v26:
==> flow/design.v (excerpt) <==
module frameMakerTop (samplePoint, reset, canRX, isError, isStuff, endOverload, BS_onoff, CRCtype, BRS_Stop, invalidBit, CRCcalc_on, CRCtime, ackValue, IDE, EDL, BRS, isRemote, size, frame, frameReady, isStart);
	input wire samplePoint, reset, canRX, isError, isStuff;
	output wire endOverload, BS_onoff, BRS_Stop, invalidBit, CRCcalc_on, CRCtime, ackValue, IDE, EDL, BRS, isRemote, frameReady, isStart;
	output wire [1:0] CRCtype;
	output wire [9:0] size;
	output wire [150:0] frame;
	wire isOverloadFromInterframe, RTR_SRR, RTR_r1;
	interFrameSpace ifs (samplePoint, reset, canRX, frameReady, endOverload, isOverloadFromInterframe, isStart);
	overload ov (samplePoint, reset, canRX, isOverloadFromInterframe, isError, endOverload);
	framecontroller fc (samplePoint, reset, canRX, isStart, isStuff, isError, BS_onoff, CRCtype, BRS_Stop, invalidBit, CRCcalc_on, CRCtime, ackValue, RTR_SRR, IDE, EDL, BRS, RTR_r1, frameReady);
	DatavsRemote dr (RTR_SRR, IDE, RTR_r1, isRemote);
	frameSize fsz (samplePoint, reset, isStuff, isStart, size);
	frameStorage fst (samplePoint, reset, canRX, isStuff, isStart, frame);
endmodule
clock: 5.21 ns
lec_check: 0
abc_area: 0
cap_margin: 0
cell_pad_in_sites_detail_placement: 1
core_aspect_ratio: 0.82
core_margin: 2
core_utilization: 36
cts_cluster_size: 58
gpl_routability_driven: 1
max_routing_layer: met5
place_density_lb_addon: 0.01
setup_slack_margin: 0.44
slew_margin: 20
tns_end_percent: 40
run.sh (not shown) runs the stock make flow with config.mk's settings and CLKGATE_MAP_FILE=.
### v26 -> v12
==> flow/config.mk <==
export PLATFORM = sky130hd
export DESIGN_NAME = frameMakerTop
export DESIGN_NICKNAME = frameMakerTop
export VERILOG_FILES = /design/flow/design.v
export SDC_FILE = /design/flow/constraint.sdc
export NUM_CORES = 4
export LEC_CHECK = 0
export ABC_AREA = 1
export CAP_MARGIN = 20
export CORE_MARGIN = 2
export CORE_UTILIZATION = 40
export SLEW_MARGIN = 20
==> flow/constraint.sdc <==
create_clock -name core_clock -period 5.0 [get_ports {samplePoint}]
set_input_delay 1.0000 -clock core_clock [delete_from_list [all_inputs] [get_ports {samplePoint}]]
set_output_delay 1.0000 -clock core_clock [all_outputs]
set_load 0.01 [all_outputs]
### Flow results
- Per the comparison of v12 with v26, placement-stage worst setup slack moved down; cell area moved down.
- Relative to v26, v12 degrades clock skew.
- v12: critical path required time is 1200 ps higher than what v26 reported.
- Lower wire length on met2 among v12 and v26: v26
- On register-to-register slack: v12 sits above v26.
- Between v12 and v26, it is v12 whose proportion of power drawn by flip-flops and latches is lower, by 0.7 points.
- v12 vs. v26: amount of wire on met3 after detailed routing down 51 um, wire length reported by the detailed router down 240 um.
- Combinational power: v12 > v26
- Endpoint of the most critical setup path = fc.cont[1]: v12; endpoint of the most critical setup path = isRemote: v26
Changes in v7 relative to v12:
--- a/flow/config.mk
+++ b/flow/config.mk
@@ -11 +11,3 @@
-export CORE_UTILIZATION = 40
+export CORE_UTILIZATION = 66
+export MAX_ROUTING_LAYER = met4
+export SETUP_SLACK_MARGIN = 0.44
==> flow/constraint.sdc <==
create_clock -name core_clock -period 1.54 [get_ports {samplePoint}]
set_input_delay 0.3080 -clock core_clock [delete_from_list [all_inputs] [get_ports {samplePoint}]]
set_output_delay 0.3080 -clock core_clock [all_outputs]
set_load 0.01 [all_outputs]
## What came out
Flow for v7 halted at clock tree synthesis, error code DPL-0038.
Diff v12 -> v7: post-synthesis share of cell area spent on and, or, nand and nor gates flat, total of buffers placed on input and output ports flat, setup slack after placement down 1960 ps.
Number of instances in the synthesized netlist essentially unchanged between v7 and v12.
diff inputs: v7 => v21
--- a/flow/config.mk
+++ b/flow/config.mk
@@ -11,3 +11 @@
-export CORE_UTILIZATION = 66
-export MAX_ROUTING_LAYER = met4
-export SETUP_SLACK_MARGIN = 0.44
+export CORE_UTILIZATION = 40
==> flow/constraint.sdc <==
create_clock -name core_clock -period 3.01 [get_ports {samplePoint}]
set_input_delay 0.6020 -clock core_clock [delete_from_list [all_inputs] [get_ports {samplePoint}]]
set_output_delay 0.6020 -clock core_clock [all_outputs]
set_load 0.01 [all_outputs]
## What came out
Having completed the whole flow, v21 delivered a layout that passed the timing, design-rule and antenna checks. The sequential element share of the synthesized area on v7 is in line with that on v21. v21 ends up with higher die extent in y than v7 does. Between v7 and v21, the gate count after technology mapping does not differ in any meaningful way. Re post-synthesis share of cell area spent on full adders, half adders and majority gates: no difference whatsoever between v21 and v7. Compared with v7, in v21 core outline area climbed about 70%, placed standard-cell area decreased by 11% relative to the old numbers.
Modified inputs, v32 compared to v21
--- a/flow/config.mk
+++ b/flow/config.mk
@@ -11,0 +12,2 @@
+export HOLD_SLACK_MARGIN = 0.07
+export MIN_ROUTING_LAYER = met2
==> flow/constraint.sdc <==
create_clock -name core_clock -period 5.0 [get_ports {samplePoint}]
set_input_delay 1.0000 -clock core_clock [delete_from_list [all_inputs] [get_ports {samplePoint}]]
set_output_delay 1.0000 -clock core_clock [all_outputs]
set_load 0.01 [all_outputs]
### Flow results
Compared with v21, v32 improves net switching power figure. Comparing design internal power for v21 and v32, the bigger number came from v21. Status: final core area utilization parity (v32, v21). When v32 is measured against v21, its final worst slack turns out 1460 ps higher. Re cell depth of the worst setup path: v21 and v32 aren't equal, and the lower value belongs to v21. Looking at buffering stage count on the worst path with inverters included, v32 sits above v21. For sequential share of layout area, v21 and v32 come out practically identical.

---

Setup of run A:
frameMakerTop again, from the RTL that the note above started with.
clock: 2.02 ns
lec_check: 0
abc_area: 0
cap_margin: 10
cell_pad_in_sites_detail_placement: 0
core_aspect_ratio: 0.82
core_margin: 2
core_utilization: 70
cts_cluster_diameter: 29
cts_cluster_size: 58
gpl_routability_driven: 0
max_routing_layer: met4
place_density: 0.61
slew_margin: 20
tns_end_percent: 40
No final results exist for run A, since it was stopped by error DPL-0038 during 4_1_cts.
#### Input delta (run B over run A)
- a change of CORE_UTILIZATION from 70 to 54
- a deleted CELL_PAD_IN_SITES_DETAIL_PLACEMENT that had been 0
- a deleted CTS_CLUSTER_DIAMETER that had been 29
- a change of CAP_MARGIN from 10 to 20
- a deleted CORE_ASPECT_RATIO that had been 0.82
- a deleted CTS_CLUSTER_SIZE that had been 58
- a deleted TNS_END_PERCENT that had been 40
- a deleted MAX_ROUTING_LAYER that had been met4
- a deleted PLACE_DENSITY that had been 0.61
- a deleted GPL_ROUTABILITY_DRIVEN that had been 0
- a change of ABC_AREA from 0 to 1
- a change of the clock period (ns, I/O delays scaled along) from 2.02 to 2.24
### Flow results
From run A to run B the numbers moved as follows: number of placed I/O pins flat. Run B: flow completed, timing, DRC and antenna clean. When run B is set beside run A, its number of cells after detailed placement turns out to be about 18% larger. The lower share of the yosys chip area belonging to registers of run A and run B is in run A. Run B against run A: placement-stage worst setup slack increased by 0.14 ns relative to the old numbers; area after synthesis decreased by 2.6% relative to the old numbers; die size increased by about 25% relative to the old numbers. Changes observed in run B relative to run A: post-detailed-placement cell area lost 5.2%, share of synthesized cell area in full adder, half adder and majority cells neither gained nor lost much.
--- input diff run B..run C ---
- CORE_UTILIZATION: 54 -> 67
- CTS_CLUSTER_SIZE: unset -> 41
- the clock period (ns, I/O delays scaled along): 2.24 -> 1.7
Notes after the runs:
In the summary table, run C is marked failed, with error GRT-0232 raised in 5_1_grt. Run C ended with more post-DP HPWL than run B. The number of placed cells counting well taps reported for run C is greater than that of run B by 39. Run C -> run B: synthesized cell count delta 0, exact match. Summary — number of setup buffers added after CTS, run C relative to run B: higher, by 6. Relative to run B, die outline area decreased by 19% in run C.
Input-level comparison between run D and run C:
- swapping 67 for 64 in CORE_UTILIZATION
- putting PLACE_DENSITY at 0.41 where nothing was set
- putting CTS_CLUSTER_DIAMETER at 358 where nothing was set
- swapping 41 for 93 in CTS_CLUSTER_SIZE
- swapping 1.7 for 1.71 in the clock period (ns, I/O delays scaled along)
==> comparison <==
Flow for run D halted at 5_1_grt, error code GRT-0232. Comparing run D against run C, there is no change at all in area of the mapped netlist. Post-synthesis async set-or-reset flop share of run C is on par with run D. Between run D and run C, it is run D whose total core area is higher, by 4.7%. Run C has lower minimum setup slack after placement than run D. Number of rows in the core area (run D vs. run C) increases by a few percent. Post-cts hold buffer count came out exactly the same in run D and run C. Post-cts gate resize count in run D vs run C: up 176. Per the comparison of run D with run C, cell area after placement saw little to no change; die size saw an increase. Looking at buffer count from post-CTS setup fixing across run D and run C, the one that comes out higher is run D. Going from run C to run D, cell total after placement grows by 8.
Power is estimated from default activity; no workload was simulated.
